## pwmblink
module pwmblink(
    input  logic clk,
    input  logic rst,
    output logic RGB_R,
    output logic RGB_B,
    output logic RGB_G
);
For scale: ~49 flip-flops, ~5 I/O pins.
clock: 15.2 ns
lec_check: 0
cap_margin: 20
cell_pad_in_sites_detail_placement: 0
core_aspect_ratio: 0.85
core_margin: 2
core_utilization: 72
gpl_timing_driven: 1
min_routing_layer: met1
setup_slack_margin: -0.17
slew_margin: 20
run.sh (not shown) runs the stock make flow with config.mk's settings and CLKGATE_MAP_FILE=.
The starting point never finished: it broke off in 5_1_grt on GRT-0116.
Next try:
--- a/flow/config.mk
+++ b/flow/config.mk
@@ -9,2 +8,0 @@
-export CELL_PAD_IN_SITES_DETAIL_PLACEMENT = 0
-export CORE_ASPECT_RATIO = 0.85
@@ -12,4 +10 @@
-export CORE_UTILIZATION = 72
-export GPL_TIMING_DRIVEN = 1
-export MIN_ROUTING_LAYER = met1
-export SETUP_SLACK_MARGIN = -0.17
+export CORE_UTILIZATION = 66
==> flow/constraint.sdc (replaced) <==
create_clock -name core_clock -period 28.9 [get_ports {clk}]
set_input_delay 5.7800 -clock core_clock [delete_from_list [all_inputs] [get_ports {clk}]]
set_output_delay 5.7800 -clock core_clock [all_outputs]
set_load 0.01 [all_outputs]
After rerunning: This time the run completed without violations; synthesized cell count does not change; area after synthesis does not change; die size increases by about 9%.
Next try:
--- a/flow/config.mk
+++ b/flow/config.mk
@@ -10 +10,3 @@
-export CORE_UTILIZATION = 66
+export CORE_UTILIZATION = 40
+export CTS_CLUSTER_DIAMETER = 98
+export MIN_ROUTING_LAYER = met2
==> flow/constraint.sdc (replaced) <==
create_clock -name core_clock -period 40.0 [get_ports {clk}]
set_input_delay 8.0000 -clock core_clock [delete_from_list [all_inputs] [get_ports {clk}]]
set_output_delay 8.0000 -clock core_clock [all_outputs]
set_load 0.01 [all_outputs]
Outcome: The changed run produced a clean layout. Critical path depth decreases by 1. Total power decreases by about 26%. Global-route usage increases by 1.7 points.
Next try:
--- a/flow/config.mk
+++ b/flow/config.mk
@@ -11,2 +10,0 @@
-export CTS_CLUSTER_DIAMETER = 98
-export MIN_ROUTING_LAYER = met2
==> flow/constraint.sdc (replaced) <==
create_clock -name core_clock -period 24.2 [get_ports {clk}]
set_input_delay 4.8400 -clock core_clock [delete_from_list [all_inputs] [get_ports {clk}]]
set_output_delay 4.8400 -clock core_clock [all_outputs]
set_load 0.01 [all_outputs]
After rerunning: Non-clock buffer count decreases by 5. Design area hardly moves. Routed wire length falls by about 9%. Hold slack stays flat.

pwmblink again, from the RTL that the note above started with.
clock: 21.0 ns
lec_check: 0
abc_area: 0
cap_margin: 20
cell_pad_in_sites_detail_placement: 2
core_aspect_ratio: 0.85
core_margin: 2
core_utilization: 28
gpl_timing_driven: 0
max_routing_layer: met4
min_routing_layer: met1
setup_slack_margin: 5.0
slew_margin: 20
The starting point ran to the end with no violations.
==> next run, changes <==
ABC_AREA = not set   (was 0)
CELL_PAD_IN_SITES_DETAIL_PLACEMENT = not set   (was 2)
CORE_ASPECT_RATIO = not set   (was 0.85)
CORE_UTILIZATION = 40   (was 28)
GPL_TIMING_DRIVEN = not set   (was 0)
MAX_ROUTING_LAYER = not set   (was met4)
MIN_ROUTING_LAYER = not set   (was met1)
SETUP_SLACK_MARGIN = not set   (was 5.0)
clock period = 30.2 ns   (was 21.0 ns; I/O delays follow)
The changed run finished with timing, DRC and antenna clean.
Global-route usage goes down by 9.9 points.
Critical path depth goes down by 7.
Wire length goes down by well over a third.
==> next run, changes <==
ABC_AREA = 1   (was not set)
CORE_UTILIZATION = 68   (was 40)
CTS_CLUSTER_SIZE = 97   (was not set)
PLACE_DENSITY = 0.38   (was not set)
clock period = 13.5 ns   (was 30.2 ns; I/O delays follow)
Effect: The changed run produced a layout that fails on negative setup slack. Clock power came out higher by well over a third. Worst hold slack stays flat. Total power came out higher to 2.8 times its value. Via count came out higher by roughly a tenth. Sequential power came out higher by well over a third. Worst setup slack is worse by 8800 ps. Global-route usage came out higher by 17 points. Sequential cell count does not change.
==> next run, changes <==
ABC_AREA = not set   (was 1)
CTS_CLUSTER_SIZE = not set   (was 97)
PLACE_DENSITY = not set   (was 0.38)
clock period = 16.2 ns   (was 13.5 ns; I/O delays follow)
- This time the run finished with timing, DRC and antenna clean
- sequential share of layout area rose by 0.25 points
- count of clock-buffer cells in the layout does not change
- synthesized cell count fell by roughly a tenth
- die area barely changes
- power fell by a quarter to a third
- cell count fell by roughly a tenth
- synthesized area barely changes
- clock power fell by about a fifth
- global-route usage fell by 0.46 points
- worst setup slack is better by 770 ps
==> next run, changes <==
clock period = 24.2 ns   (was 16.2 ns; I/O delays follow)
- die size is unchanged
- via count shrinks by 6.7%
- clock power shrinks by 28%
- non-clock buffer count shrinks by 172
- clock skew is about the same
==> next run, changes <==
CAP_MARGIN = 5   (was 20)
CTS_CLUSTER_DIAMETER = 341   (was not set)
clock period = 13.8 ns   (was 24.2 ns; I/O delays follow)
Outcome: The changed run died in 5_1_grt on GRT-0232. Area after synthesis is unchanged. Die size stays the same. Synthesized cell count is unchanged.
Power and IR drop assume default switching activity.
